==> run a: inputs <==
## fp32mult
module fp32mult (
    input  wire [31:0] x1,
    input  wire [31:0] x2,
    input  wire        en,
    input  wire        rst,
    input  wire        clk,
    output wire [31:0] y,
    output wire        ready
);
export LEC_CHECK = 0
export ABC_AREA = 1
export CAP_MARGIN = 20
export CORE_MARGIN = 10
export CORE_UTILIZATION = 48
export SLEW_MARGIN = 20
create_clock -name core_clock -period 10.0 [get_ports {clk}]
run.sh (not shown) runs the stock make flow with config.mk's settings and CLKGATE_MAP_FILE=.
==> inputs of run b, as changes to run a <==
- ABC_AREA: 1 -> default
- CORE_UTILIZATION: 48 -> 40
- HOLD_SLACK_MARGIN: default -> -0.01
==> inputs of run c, as changes to run a <==
- ABC_AREA: 1 -> 0
- CELL_PAD_IN_SITES_GLOBAL_PLACEMENT: default -> 1
- CORE_ASPECT_RATIO: default -> 1.48
- CORE_UTILIZATION: 48 -> 38
- CTS_CLUSTER_SIZE: default -> 45
- GPL_TIMING_DRIVEN: default -> 0
- SLEW_MARGIN: 20 -> 25
- TNS_END_PERCENT: default -> 10
==> impl_metrics.tcl <==
# yosys + openroad results
set metrics [dict create \
    outcome "no timing/DRC/antenna violations" \
    pre_cts_slack_ps 2570 \
    simple_gate_share_pct 18.4 \
    nNonClkBuffers 132 \
    common_cells "inv_1 (971), nand2_1 (917), fa_1 (482), ha_1 (183), clkbuf_1 (106)" \
    n_all_inverters 980 \
]
Source of the figures above: run a

==> impl_metrics.tcl <==
# yosys + openroad results
set metrics [dict create \
    outcome "no timing/DRC/antenna violations" \
    final.setup.worst_slack_ps 1360 \
    pre_cts_slack_ps 1410 \
    common_cells "inv_1 (604), fa_1 (482), nand2_1 (312), and2_1 (241), ha_1 (183)" \
    nNonClkBuffers 217 \
    n_all_inverters 607 \
]
Source of the figures above: run c

==> impl_metrics.tcl <==
# yosys + openroad results
set metrics [dict create \
    pre_cts_slack_ps 1600 \
    simple_gate_share_pct 14.8 \
    nNonClkBuffers 132 \
    outcome "no timing/DRC/antenna violations" \
    n_all_inverters 607 \
]
Source of the figures above: run b


---

==> wip/lagoon <==
==> flow/design.v <==
module fullreg #(  parameter N = 16 )(
    input [N-1:0] d,
    output reg [N-1:0] q,
    input clk,
    input en,
    input clr,  
    input rst   
    );
always @(posedge clk,posedge rst) begin
    if(rst)
        q<=0;
    else    
    if(en==1)begin
        if(clr)
            q<=0;
        else
            q<=d;
    end
end
endmodule
module exp_adder_bias (
    input  wire [7:0] exp1,    
    input  wire [7:0] exp2,    
    output wire [7:0] exp_out  
);
    wire [8:0] sum;            
    wire [8:0] sum_minus_bias;
    assign sum = exp1 + exp2;
    assign sum_minus_bias = sum - 9'd127;
    assign exp_out = sum_minus_bias[7:0];
endmodule
module exp_normalizer (
    input  wire        msb_mult,    
    input  wire [7:0]  exp_in,      
    output wire [7:0]  exp_out      
);
    assign exp_out = msb_mult ? (exp_in + 8'd1) : exp_in;
endmodule
module mantissa_normalizer (
    input  wire [47:0] mult_out,    
    output wire [23:0] mant_out     
);
    assign mant_out = mult_out[47] ? 
                      mult_out[47:24] : 
                      mult_out[46:23];
endmodule
module mult24 (
    input  wire [23:0] a,    
    input  wire [23:0] b,    
    output wire [47:0] p     
);
    assign p = $unsigned(a) * $unsigned(b);
endmodule
module fp32mult (
    input  wire [31:0] x1,
    input  wire [31:0] x2,
    input  wire        en,
    input  wire        rst,
    input  wire        clk,
    output wire [31:0] y,
    output wire        ready
);
    wire [31:0] x1_reg;
    wire [31:0] x2_reg;
    fullreg #(32) reg_x1 (.clk(clk), .rst(rst), .clr(1'b0), .en(en), .d(x1), .q(x1_reg));
    fullreg #(32) reg_x2 (.clk(clk), .rst(rst), .clr(1'b0), .en(en), .d(x2), .q(x2_reg));
    wire sign1 = x1_reg[31];
    wire sign2 = x2_reg[31];
    wire [7:0] exp1 = x1_reg[30:23];
    wire [7:0] exp2 = x2_reg[30:23];
    wire [23:0] mant1 = {1'b1, x1_reg[22:0]};  
    wire [23:0] mant2 = {1'b1, x2_reg[22:0]};
    wire sign_result = sign1 ^ sign2;
    wire [7:0] exp_sum;
      wire en_d1;
    wire en_d2;
    exp_adder_bias exp_add_inst (
        .exp1(exp1),
        .exp2(exp2),
        .exp_out(exp_sum)
    );
    wire [47:0] mant_product;
    mult24 mult_inst (
        .a(mant1),
        .b(mant2),
        .p(mant_product)
    );
    wire [7:0] exp_norm;
    exp_normalizer exp_norm_inst (
        .msb_mult(mant_product[47]),
        .exp_in(exp_sum),
        .exp_out(exp_norm)
    );
    wire [23:0] mant_norm;
    mantissa_normalizer mant_norm_inst (
        .mult_out(mant_product),
        .mant_out(mant_norm)
    );
    wire [31:0] result_comb;
    assign result_comb = {sign_result, exp_norm, mant_norm[22:0]};
    fullreg #(32) reg_out (
        .clk(clk),
        .rst(rst),
        .clr(1'b0),
        .en(en_d1),
        .d(result_comb),
        .q(y)
    );
    fullreg #(1) reg_en_stage1 (
        .clk(clk),
        .rst(rst),
        .clr(1'b0),
        .en(1'b1),
        .d(en),
        .q(en_d1)
    );
    fullreg #(1) reg_en_stage2 (
        .clk(clk),
        .rst(rst),
        .clr(1'b0),
        .en(1'b1),
        .d(en_d1),
        .q(en_d2)
    );
    assign ready = en_d2;
endmodule
==> flow/run.sh <==
#!/bin/bash
# the make line also repeats each setting of config.mk as NAME=value (left out here)
make -C /OpenROAD-flow-scripts/flow DESIGN_CONFIG=/design/flow/config.mk WORK_HOME=/design/flow/orfs CLKGATE_MAP_FILE= finish
==> flow/config.mk <==
export PLATFORM = sky130hd
export DESIGN_NAME = fp32mult
export DESIGN_NICKNAME = fp32mult
export VERILOG_FILES = /design/flow/design.v
export SDC_FILE = /design/flow/constraint.sdc
export NUM_CORES = 4
export LEC_CHECK = 0
export CAP_MARGIN = 25
export CELL_PAD_IN_SITES_DETAIL_PLACEMENT = 0
export CELL_PAD_IN_SITES_GLOBAL_PLACEMENT = 1
export CORE_ASPECT_RATIO = 1.66
export CORE_MARGIN = 7
export CORE_UTILIZATION = 41
export CTS_CLUSTER_DIAMETER = 391
export GPL_ROUTABILITY_DRIVEN = 1
export MAX_ROUTING_LAYER = met5
export MIN_ROUTING_LAYER = met1
export PLACE_DENSITY = 0.89
export SETUP_SLACK_MARGIN = 1.48
export SLEW_MARGIN = 35
export TNS_END_PERCENT = 75
==> flow/constraint.sdc <==
create_clock -name core_clock -period 11.0 [get_ports {clk}]
set_input_delay 2.2000 -clock core_clock [delete_from_list [all_inputs] [get_ports {clk}]]
set_output_delay 2.2000 -clock core_clock [all_outputs]
set_load 0.01 [all_outputs]
==> inputs of wip/yarrow, as changes to wip/lagoon <==
- CAP_MARGIN: 25 -> 35
- CELL_PAD_IN_SITES_DETAIL_PLACEMENT: 0 -> not set
- CELL_PAD_IN_SITES_GLOBAL_PLACEMENT: 1 -> not set
- CORE_ASPECT_RATIO: 1.66 -> not set
- CORE_MARGIN: 7 -> 2
- CORE_UTILIZATION: 41 -> 72
- CTS_CLUSTER_DIAMETER: 391 -> not set
- MAX_ROUTING_LAYER: met5 -> not set
- PLACE_DENSITY: 0.89 -> 0.59
- SETUP_SLACK_MARGIN: 1.48 -> -0.43
- SLEW_MARGIN: 35 -> 20
- TNS_END_PERCENT: 75 -> 95
==> flow/constraint.sdc (replaced) <==
create_clock -name core_clock -period 5.74 [get_ports {clk}]
set_input_delay 1.1480 -clock core_clock [delete_from_list [all_inputs] [get_ports {clk}]]
set_output_delay 1.1480 -clock core_clock [all_outputs]
set_load 0.01 [all_outputs]
==> impl_metrics.csv <==
group,metric,value,unit
finish,flop_area,0.00247,sq mm
worst_setup_path,cp.depth,22,
finish,seq_area_share,10.1,%
grt,grt_max_degree,71,
finish,finalInstanceArea,0.0246,sq mm
grt,met3_usage,3.24,%
status,status,"no timing/DRC/antenna violations",
-- figures above: wip/lagoon

==> impl_metrics.csv <==
group,metric,value,unit
status,status,"finished with violations",
status,so.violations,"setup timing",
final_timing,setup_ws,-1.75,ns
worst_setup_path,cp.depth,23,
grt,grt_max_degree,59,
final_timing,setup_viol,31,
yosys,yosysMostFrequentCell,"inv_1",
finish,flop_area,0.00249,sq mm
-- figures above: wip/yarrow

